==> v5: inputs <==
## mp2
module mp2 #(
    parameter CLK_FREQ = 12000000,
    parameter INTERVAL = CLK_FREQ / 360
)(
    input logic clk,
    input logic rst,
    output logic RGB_R,
    output logic RGB_G,
    output logic RGB_B
);
clock: 16.1 ns
lec_check: 0
abc_area: 1
cap_margin: 20
core_margin: 2
core_utilization: 72
cts_cluster_size: 58
hold_slack_margin: 0.28
place_density: 0.73
setup_slack_margin: 4.56
slew_margin: 20
tns_end_percent: 5
run.sh (not shown) runs the stock make flow with config.mk's settings and CLKGATE_MAP_FILE=.
==> inputs of v9, as changes to v5 <==
==> flow/config.mk (replaced) <==
export PLATFORM = sky130hd
export DESIGN_NAME = mp2
export DESIGN_NICKNAME = mp2
export VERILOG_FILES = /design/flow/design.v
export SDC_FILE = /design/flow/constraint.sdc
export NUM_CORES = 4
export LEC_CHECK = 0
export CAP_MARGIN = 20
export CORE_MARGIN = 2
export CORE_UTILIZATION = 64
export CTS_CLUSTER_SIZE = 90
export SETUP_SLACK_MARGIN = 1.85
export SLEW_MARGIN = 20
==> flow/constraint.sdc (replaced) <==
create_clock -name core_clock -period 13.7 [get_ports {clk}]
set_input_delay 2.7400 -clock core_clock [delete_from_list [all_inputs] [get_ports {clk}]]
set_output_delay 2.7400 -clock core_clock [all_outputs]
set_load 0.01 [all_outputs]
==> inputs of v22, as changes to v5 <==
==> flow/config.mk (replaced) <==
export PLATFORM = sky130hd
export DESIGN_NAME = mp2
export DESIGN_NICKNAME = mp2
export VERILOG_FILES = /design/flow/design.v
export SDC_FILE = /design/flow/constraint.sdc
export NUM_CORES = 4
export LEC_CHECK = 0
export CAP_MARGIN = 20
export CORE_ASPECT_RATIO = 0.5
export CORE_MARGIN = 2
export CORE_UTILIZATION = 72
export CTS_CLUSTER_DIAMETER = 397
export CTS_CLUSTER_SIZE = 94
export PLACE_DENSITY = 0.42
export SETUP_SLACK_MARGIN = 2.94
export SLEW_MARGIN = 20
==> flow/constraint.sdc (replaced) <==
create_clock -name core_clock -period 12.8 [get_ports {clk}]
set_input_delay 2.5600 -clock core_clock [delete_from_list [all_inputs] [get_ports {clk}]]
set_output_delay 2.5600 -clock core_clock [all_outputs]
set_load 0.01 [all_outputs]
==> inputs of v35, as changes to v5 <==
==> flow/config.mk (replaced) <==
export PLATFORM = sky130hd
export DESIGN_NAME = mp2
export DESIGN_NICKNAME = mp2
export VERILOG_FILES = /design/flow/design.v
export SDC_FILE = /design/flow/constraint.sdc
export NUM_CORES = 4
export LEC_CHECK = 0
export CAP_MARGIN = 20
export CORE_MARGIN = 2
export CORE_UTILIZATION = 64
export CTS_CLUSTER_SIZE = 76
export SETUP_SLACK_MARGIN = 2.99
export SLEW_MARGIN = 20
==> out/results.txt <==
DP Wirelength: 50,700 um
Stop stage: global routing (5_1_grt)
Gpl congestion: 1.02
Cell count after synthesis: 2,207
Post-cts resize count: 225
Outcome: did not finish
Error: [ERROR GRT-0232] Routing congestion too high. Check the congestion heatmap in the GUI.
Die Height: 172 um
Worst slack, placed: -1.06 ns
Top post-synthesis cells by count: 422 x inv_1, 243 x ha_1, 227 x fa_1
Met2 Use GR: 90.1%
CTS buffer count: 5
The numbers above come from v9.

==> out/results.txt <==
CTS buffer count: 5
Clk_skew: 0.0118 ns
Max Slew Vio Count: 0
CP top delay family: simple AND/OR/NAND/NOR gates
# hold bufs at CTS: 0
CP Launch Point: hue[3]
N_taps: 330
Final setup viols: 0
Final worst path period need: 15.50 ns
DP Wirelength: 42,600 um
Met2 Use GR: 77.0%
Worst hold path type: reg -> reg
Top post-synthesis cells by count: 601 x inv_1, 513 x nand2_1, 243 x ha_1
Die Height: 164 um
Outcome: timing/DRC/antenna clean
Cell count after synthesis: 2,605
Gpl congestion: 1.05
Drt total wl: 68,300 um
Worst slack, placed: 0.766 ns
Post-cts resize count: 325
The numbers above come from v5.

==> out/results.txt <==
Worst rel slew slack: 19.4%
Outcome: timing/DRC/antenna clean
CTS buffer count: 5
DP Wirelength: 43,400 um
Port bufs: 4
Worst slack, placed: 0.214 ns
Flop2flop setup slack: 13.30 ns
Comb_multi_in: 1,696
Gpl congestion: 0.992
Post-cts resize count: 258
Met2 Use GR: 64.4%
Met1 track demand over resource: 50.7%
Critical path's slowest cell: fa_2
Cell count after synthesis: 2,207
Tool warnings: 73
Logic inverters: 424
Via Count: 18,000
Switching Share: 54.9%
Vias in the first global route: 17,600
The numbers above come from v35.

==> out/results.txt <==
Gpl congestion: 1.13
Worst slack, placed: -2.14 ns
DP Wirelength: 63,300 um
Top post-synthesis cells by count: 422 x inv_1, 243 x ha_1, 227 x fa_1
Outcome: did not finish
Stop stage: clock tree synthesis (4_1_cts)
Cell count after synthesis: 2,207
Top-level port count: 5
Die Height: 116 um
Xor/xnor share: 8.05%
Error: [ERROR DPL-0033] detailed placement checks failed during check placement.
The numbers above come from v22.



==> run B: inputs <==
Starting RTL as in the previous note.
clock: 16.1 ns
lec_check: 0
abc_area: 1
cap_margin: 20
core_margin: 2
core_utilization: 72
cts_cluster_size: 58
hold_slack_margin: -0.09
place_density: 0.73
setup_slack_margin: 4.56
slew_margin: 20
tns_end_percent: 5
==> run F: changes against run B <==
==> flow/config.mk (replaced) <==
export PLATFORM = sky130hd
export DESIGN_NAME = mp2
export DESIGN_NICKNAME = mp2
export VERILOG_FILES = /design/flow/design.v
export SDC_FILE = /design/flow/constraint.sdc
export NUM_CORES = 4
export LEC_CHECK = 0
export CAP_MARGIN = 20
export CORE_MARGIN = 2
export CORE_UTILIZATION = 71
export CTS_CLUSTER_DIAMETER = 227
export SLEW_MARGIN = 20
==> flow/constraint.sdc (replaced) <==
create_clock -name core_clock -period 13.8 [get_ports {clk}]
set_input_delay 2.7600 -clock core_clock [delete_from_list [all_inputs] [get_ports {clk}]]
set_output_delay 2.7600 -clock core_clock [all_outputs]
set_load 0.01 [all_outputs]
==> run K: changes against run B <==
==> flow/config.mk (replaced) <==
export PLATFORM = sky130hd
export DESIGN_NAME = mp2
export DESIGN_NICKNAME = mp2
export VERILOG_FILES = /design/flow/design.v
export SDC_FILE = /design/flow/constraint.sdc
export NUM_CORES = 4
export LEC_CHECK = 0
export CAP_MARGIN = 20
export CORE_MARGIN = 2
export CORE_UTILIZATION = 40
export SLEW_MARGIN = 20
==> flow/constraint.sdc (replaced) <==
create_clock -name core_clock -period 22.0 [get_ports {clk}]
set_input_delay 4.4000 -clock core_clock [delete_from_list [all_inputs] [get_ports {clk}]]
set_output_delay 4.4000 -clock core_clock [all_outputs]
set_load 0.01 [all_outputs]
==> impl_metrics.py <==
# Generated from Yosys and OpenROAD reports
metrics = {
    "yosys": {
        "topCellsByArea": "fa_1, ha_1, inv_1",
        "fa_ha_area_share_pct": 41.9,
    },
    "status": {
        "outcome": "timing/DRC/antenna clean",
    },
    "drt": {
        "met2WireLength_um": 24100,
    },
    "worst_setup_path": {
        "endpoint": "RGB_R",
    },
    "global_routing": {
        "grt_use_total_pct": 22.9,
    },
    "finish": {
        "signal_buffers": 22,
    },
}
the above is filed under run K

==> impl_metrics.py <==
# Flow results
metrics = {
    "cts": {
        "cts_max_path_buffers": 2,
    },
    "global_routing": {
        "grt_use_total_pct": 76.2,
    },
    "yosys": {
        "topCellsByArea": "fa_1, ha_1, inv_1",
        "fa_ha_area_share_pct": 41.9,
    },
    "status": {
        "failing_step": "global routing (5_1_grt)",
        "outcome": "stopped before the end",
        "tool.error": "[ERROR GRT-0116] Global routing finished with congestion. Check the congestion regions in the DRC Viewer.",
    },
}
the above is filed under run F

==> impl_metrics.py <==
# Generated from Yosys and OpenROAD reports
metrics = {
    "status": {
        "outcome": "timing/DRC/antenna clean",
    },
    "drt": {
        "drtIter0Drc": 2875,
        "met2WireLength_um": 30400,
    },
    "worst_setup_path": {
        "endpoint": "RGB_B",
    },
    "yosys": {
        "topCellsByArea": "fa_1, ha_1, inv_1",
        "fa_ha_area_share_pct": 41.3,
    },
    "finish": {
        "signal_buffers": 147,
    },
    "hold_path": {
        "hold_path.startpoint": "counter[14]",
    },
    "global_routing": {
        "grt_use_total_pct": 46.5,
    },
    "run": {
        "cap_violations": 0,
    },
}
the above is filed under run B



==> inputs of build 19 <==
==> flow/design.v <==
module mp2 #(
    parameter CLK_FREQ = 12000000,
    parameter INTERVAL = CLK_FREQ / 360
)(
    input logic clk,
    input logic rst,
    output logic RGB_R,
    output logic RGB_G,
    output logic RGB_B
);
    logic [31:0] counter;
    logic [8:0] hue;
    logic [7:0] pwm_r, pwm_g, pwm_b;
    logic [7:0] pwm_counter;
    always_ff @(posedge clk) begin
        if (rst) begin
            counter <= 0;
            hue <= 0;
        end
        else if (counter >= INTERVAL)
        begin
            counter <= 0;
            hue <= (hue >= 359) ? 0 : hue + 1;
        end
        else
        begin
            counter <= counter + 1;
        end
    end
    always_comb begin
        pwm_r = (hue < 60) ? 255 :
                (hue < 120) ? (255 * (120 - hue) / 60) :
                (hue < 180) ? 0 :
                (hue < 240) ? 0 :
                (hue < 300) ? (255 * (hue - 240) / 60) :
                255;
        pwm_g = (hue < 60) ? (255 * (hue - 0) / 60) :
                (hue < 180) ? 255 :
                (hue < 240) ? (255 * (240 - hue) / 60) :
                0;
        pwm_b = (hue < 120) ? 0 :
                (hue < 180) ? (255 * (hue - 120) / 60) :
                (hue < 300) ? 255 :
                (hue < 360) ? (255 * (360 - hue) / 60) :
                0;
    end
    always_ff @(posedge clk) begin
        if (rst) pwm_counter <= 0;
        else pwm_counter <= pwm_counter + 1;
    end
    assign {RGB_R, RGB_G, RGB_B} = {pwm_counter < pwm_r, pwm_counter < pwm_g, pwm_counter < pwm_b};
endmodule
==> flow/run.sh <==
#!/bin/bash
# the make line also repeats each setting of config.mk as NAME=value (left out here)
make -C /OpenROAD-flow-scripts/flow DESIGN_CONFIG=/design/flow/config.mk WORK_HOME=/design/flow/orfs CLKGATE_MAP_FILE= finish
==> flow/config.mk <==
export PLATFORM = sky130hd
export DESIGN_NAME = mp2
export DESIGN_NICKNAME = mp2
export VERILOG_FILES = /design/flow/design.v
export SDC_FILE = /design/flow/constraint.sdc
export NUM_CORES = 4
export LEC_CHECK = 0
export CAP_MARGIN = 20
export CORE_MARGIN = 2
export CORE_UTILIZATION = 71
export CTS_CLUSTER_DIAMETER = 260
export CTS_CLUSTER_SIZE = 32
export HOLD_SLACK_MARGIN = 0.29
export PLACE_DENSITY_LB_ADDON = 0.0
export SETUP_SLACK_MARGIN = 4.2
export SLEW_MARGIN = 20
==> flow/constraint.sdc <==
create_clock -name core_clock -period 15.1 [get_ports {clk}]
set_input_delay 3.0200 -clock core_clock [delete_from_list [all_inputs] [get_ports {clk}]]
set_output_delay 3.0200 -clock core_clock [all_outputs]
set_load 0.01 [all_outputs]
==> inputs of trial 29, as changes to build 19 <==
ABC_AREA = 1   (was unset)
CORE_UTILIZATION = 72   (was 71)
CTS_CLUSTER_DIAMETER = 397   (was 260)
CTS_CLUSTER_SIZE = 98   (was 32)
HOLD_SLACK_MARGIN = unset   (was 0.29)
PLACE_DENSITY = 0.42   (was unset)
PLACE_DENSITY_LB_ADDON = unset   (was 0.0)
SETUP_SLACK_MARGIN = unset   (was 4.2)
TNS_END_PERCENT = 10   (was unset)
==> flow/constraint.sdc (replaced) <==
create_clock -name core_clock -period 12.8 [get_ports {clk}]
set_input_delay 2.5600 -clock core_clock [delete_from_list [all_inputs] [get_ports {clk}]]
set_output_delay 2.5600 -clock core_clock [all_outputs]
set_load 0.01 [all_outputs]
==> inputs of trial 52, as changes to build 19 <==
CORE_UTILIZATION = 66   (was 71)
CTS_CLUSTER_DIAMETER = 204   (was 260)
CTS_CLUSTER_SIZE = unset   (was 32)
HOLD_SLACK_MARGIN = 0.28   (was 0.29)
PLACE_DENSITY_LB_ADDON = unset   (was 0.0)
SETUP_SLACK_MARGIN = unset   (was 4.2)
==> flow/constraint.sdc (replaced) <==
create_clock -name core_clock -period 13.8 [get_ports {clk}]
set_input_delay 2.7600 -clock core_clock [delete_from_list [all_inputs] [get_ports {clk}]]
set_output_delay 2.7600 -clock core_clock [all_outputs]
set_load 0.01 [all_outputs]
==> comparison table <==
| metric | trial 52 | trial 29 | build 19 |
|---|---|---|---|
| Core Region | 0.02695 mm2 | 0.02511 mm2 | 0.02511 mm2 |
| Outcome | aborted with a tool error | aborted with a tool error | finished with violations |
| Failing step | 5_1_grt | 5_1_grt | - |
| Violated checks | - | - | negative setup slack |
| Area enclosed by the die boundary | 0.02874 mm2 | 0.02682 mm2 | 0.02676 mm2 |
| Share of synthesized cell area in and-or and or-and compound cells | 20.75% | 10.99% | 20.75% |
| Cell count after synthesis | 2,207 | 2,605 | 2,207 |
| Final HPWL DP | 51.13 mm | 51.33 mm | 47.01 mm |
| Post-place instance area | 0.02253 mm2 | 0.02175 mm2 | 0.01974 mm2 |
| Cells in synth_stat.txt | 2,207 | 2,605 | 2,207 |
| Setup fix buffers added after clock tree synthesis | 67 | 30 | 84 |
| Mean cell area of the mapped netlist | 8.193 um2 | 7.055 um2 | 8.193 um2 |
| Placed Cells incl. Taps | 3,005 | 3,319 | 2,627 |
| Die outline width | 169.5 um | 163.8 um | 163.6 um |
| Chip area line of the yosys report | 0.01808 mm2 | 0.01838 mm2 | 0.01808 mm2 |
| Netlist cell types | 102 | 66 | 102 |
| Parity-gate share of the synthesized area counting xor and xnor cells | 8.048% | 4.997% | 8.048% |
| Overall die height | 169.5 um | 163.8 um | 163.6 um |
| Final Wtd Congestion | 1.064 | 0.9994 | 1.078 |
| Share of the synthesized area in the top cell type | 25.13% | 24.73% | 25.13% |
